==> flow/design.v (excerpt) <==
module adc_3008(clk, rst, cs, mosi, sck, miso, start, seg0, seg1, seg2, seg3, seg4, seg5);
Settings: LEC_CHECK=0, ABC_AREA=1, CAP_MARGIN=20, CORE_MARGIN=2, CORE_UTILIZATION=72, CTS_CLUSTER_DIAMETER=44, CTS_CLUSTER_SIZE=22, PLACE_DENSITY=0.35, SLEW_MARGIN=20; clock period 7.0 ns.
run.sh (not shown) runs the stock make flow with config.mk's settings and CLKGATE_MAP_FILE=.
The baseline did not get past 5_1_grt with GRT-0232.
Then changed:
CORE_UTILIZATION = 65   (was 72)
CTS_CLUSTER_DIAMETER = unset   (was 44)
PLACE_DENSITY = unset   (was 0.35)
Result:
- The changed run produced a layout that fails on setup timing
- die area increases by 10%
- synthesized area is unchanged
- synthesized cell count is unchanged
Then changed:
ABC_AREA = unset   (was 1)
CORE_UTILIZATION = 9   (was 65)
CTS_CLUSTER_SIZE = unset   (was 22)
clock period = 31.8 ns   (was 7.0 ns; I/O delays follow)
This time the run produced a clean layout.
Final cell count is higher by 45%.
Utilization is lower by 76 points.
Synthesized cell count is lower by 17%.
Clock power is lower by 78%.
Routed wire length is lower by 10%.
Sequential cell count stays the same.
Final area is lower by 5.3%.
Sequential share of layout area is higher by 1.2 points.
Synthesized area is higher by 0.48%.
Worst setup slack is better by 22 ns.
Power is lower by 78%.
Then changed:
ABC_AREA = 1   (was unset)
CORE_UTILIZATION = 66   (was 9)
CTS_CLUSTER_DIAMETER = 79   (was unset)
clock period = 7.0 ns   (was 31.8 ns; I/O delays follow)
Effect: The changed run reached the layout checks and failed them: setup timing; flip-flop count does not change; design area went up by 5.3%; register-to-register slack loses 22 ns; first-iteration DRC count went up by 26%; fmax went up by about 26%; routed wire length went up by 17%.
Then changed:
ABC_AREA = unset   (was 1)
CORE_UTILIZATION = 40   (was 66)
CTS_CLUSTER_DIAMETER = unset   (was 79)
clock period = 12.6 ns   (was 7.0 ns; I/O delays follow)
The changed run completed without violations.
Routed wire length fell by 21%.
Sequential share of layout area is higher by 3.9 points.
Final cell count came out lower by 17%.
Then changed:
ABC_AREA = 1   (was unset)
CORE_UTILIZATION = 64   (was 40)
clock period = 7.6 ns   (was 12.6 ns; I/O delays follow)
After rerunning: With this change the flow ran to the end with violations: setup timing; final area went up by about 19%; worst setup slack degrades by 2.8 ns; wire length rose by 20%; sequential share of layout area decreases by 4.0 points; synthesized area shrinks by 0.48%; die size decreases by 37%; synthesized cell count is higher by 20%; first-iteration DRC count goes up by about 22%; total power goes up by 71%.

========
nickel:
adc_3008 again, from the RTL that the note above started with.
Settings: LEC_CHECK=0, ABC_AREA=1, CAP_MARGIN=20, CORE_MARGIN=2, CORE_UTILIZATION=72, CTS_CLUSTER_DIAMETER=87, PLACE_DENSITY_LB_ADDON=0.28, SETUP_SLACK_MARGIN=3.18, SLEW_MARGIN=20; clock period 11.4 ns.
Status: nickel FAILED at 5_1_grt (tool error)
Relative to nickel, the following input files were edited for sierra:
Settings: swapping 72 for 66 in CORE_UTILIZATION; clearing SETUP_SLACK_MARGIN, which used to be 3.18; clearing PLACE_DENSITY_LB_ADDON, which used to be 0.28; clearing ABC_AREA, which used to be 1; clearing CTS_CLUSTER_DIAMETER, which used to be 87; swapping 11.4 for 9.05 in the clock period (ns, I/O delays scaled along).
Notes after the runs:
- sierra: complete, dirty (negative setup slack)
- Top logic cell family in the synthesized netlist: simple AND/OR/NAND/NOR gates -> nickel, AND-OR/OR-AND gates -> sierra
- In sierra the chip area from the yosys synthesis statistics turned out 0.48% higher than in nickel.
- Relative to nickel, number of rows created at floorplan increased by 2 in sierra.
- Going from nickel to sierra, core utilization before placement shrinks by 5.7 points.
- From nickel to sierra the numbers moved as follows: fraction of registers with async set/reset barely changed; area after synthesis increased by 0.48% relative to the old numbers; portion of the post-synthesis area used by sequential elements held steady; count of cell types in the netlist increased by 49 relative to the old numbers.
## Diff of input files: cedar against sierra
Settings: CORE_UTILIZATION changed from 66 to 60; SETUP_SLACK_MARGIN newly set to 3.32; the clock period (ns, I/O delays scaled along) changed from 9.05 to 11.4.
--- outcome ---
- Summary across cedar and sierra: the single failing run is sierra.
- cedar has final cell count without fillers below what sierra had.
- Measured against each other, cedar and sierra differ in sequential share of layout area, the lower figure coming from sierra.
- Total power of cedar is lower than that of sierra.
- Number of resized instances in the post-cts repair step was lower in sierra than in cedar.
- Comparing cedar and sierra, the higher proportion of total power due to net switching was measured on sierra.
- Summary of the comparison: via density per instance is lower in cedar, relative to sierra.
The inputs of raven differ from those of cedar as listed below.
Settings: SETUP_SLACK_MARGIN: 3.32 -> unset; CORE_UTILIZATION: 60 -> 71; ABC_AREA: unset -> 1; the clock period (ns, I/O delays scaled along): 11.4 -> 31.8.
raven closes out successfully: all stages finished, all timing, DRC and antenna checks passed.
Of raven and cedar, the run reporting the higher portion of the layout cell area used by non-clock buffers was cedar.
raven leaves more setup margin than cedar.
Core utilization at floorplan sits higher in raven than in cedar.
Summary: area after synthesis, raven better than cedar
[diff] peak clock frequency supported by timing, raven relative to cedar: regression
Combinational gate area (raven / cedar): 0.834
Summary: with cedar as the reference, inverter count of the layout excluding clock inverters in raven moved up by more than 100%.
Compared with cedar, in raven cell area after layout decreased by 11% relative to the old numbers; maximum fanout along the worst path increased by 12 relative to the old numbers; worst hold slack increased by 0.0088 ns relative to the old numbers; growth of design area from synthesis to finish decreased by 13 points relative to the old numbers.
Changes in fjord relative to raven:
Settings: an added SETUP_SLACK_MARGIN of 2.64; an added PLACE_DENSITY of 0.41.
==> comparison <==
- As far as post-route standard cell area excluding fillers is concerned, raven and fjord perform about the same.
- Comparing raven against fjord, there is no change at all in fraction of the mapped netlist area in simple logic gates.
- raven -> fjord: half-perimeter wire length after detailed placement delta 0, exact match
- fjord has completed all stages; timing, DRC and antenna checks passed.
- Reported for raven and fjord, number of global-route vias before repair turned out identical to the last digit.
Input-level comparison between xenon and fjord:
Settings: PLACE_DENSITY: 0.41 -> unset; ABC_AREA: 1 -> unset; CTS_CLUSTER_SIZE: unset -> 26; SETUP_SLACK_MARGIN: 2.64 -> unset; CORE_UTILIZATION: 71 -> 67; the clock period (ns, I/O delays scaled along): 31.8 -> 12.8.
--- outcome ---
Number of buffer and inverter stages on the critical path (higher): fjord. Looking only at post-route worst setup slack, and setting everything else aside, the lower value of fjord and xenon goes to xenon. On hold slack, fjord loses to xenon. Between xenon and fjord, it is xenon whose post-layout instance area is lower, by about 0.5%. Looking at critical path depth, xenon sits 25 lower than fjord does. Group drawing the most power: registers -> xenon, clock -> fjord. Overall power, xenon vs fjord: up by more than 100%.
Power and IR drop assume default switching activity.
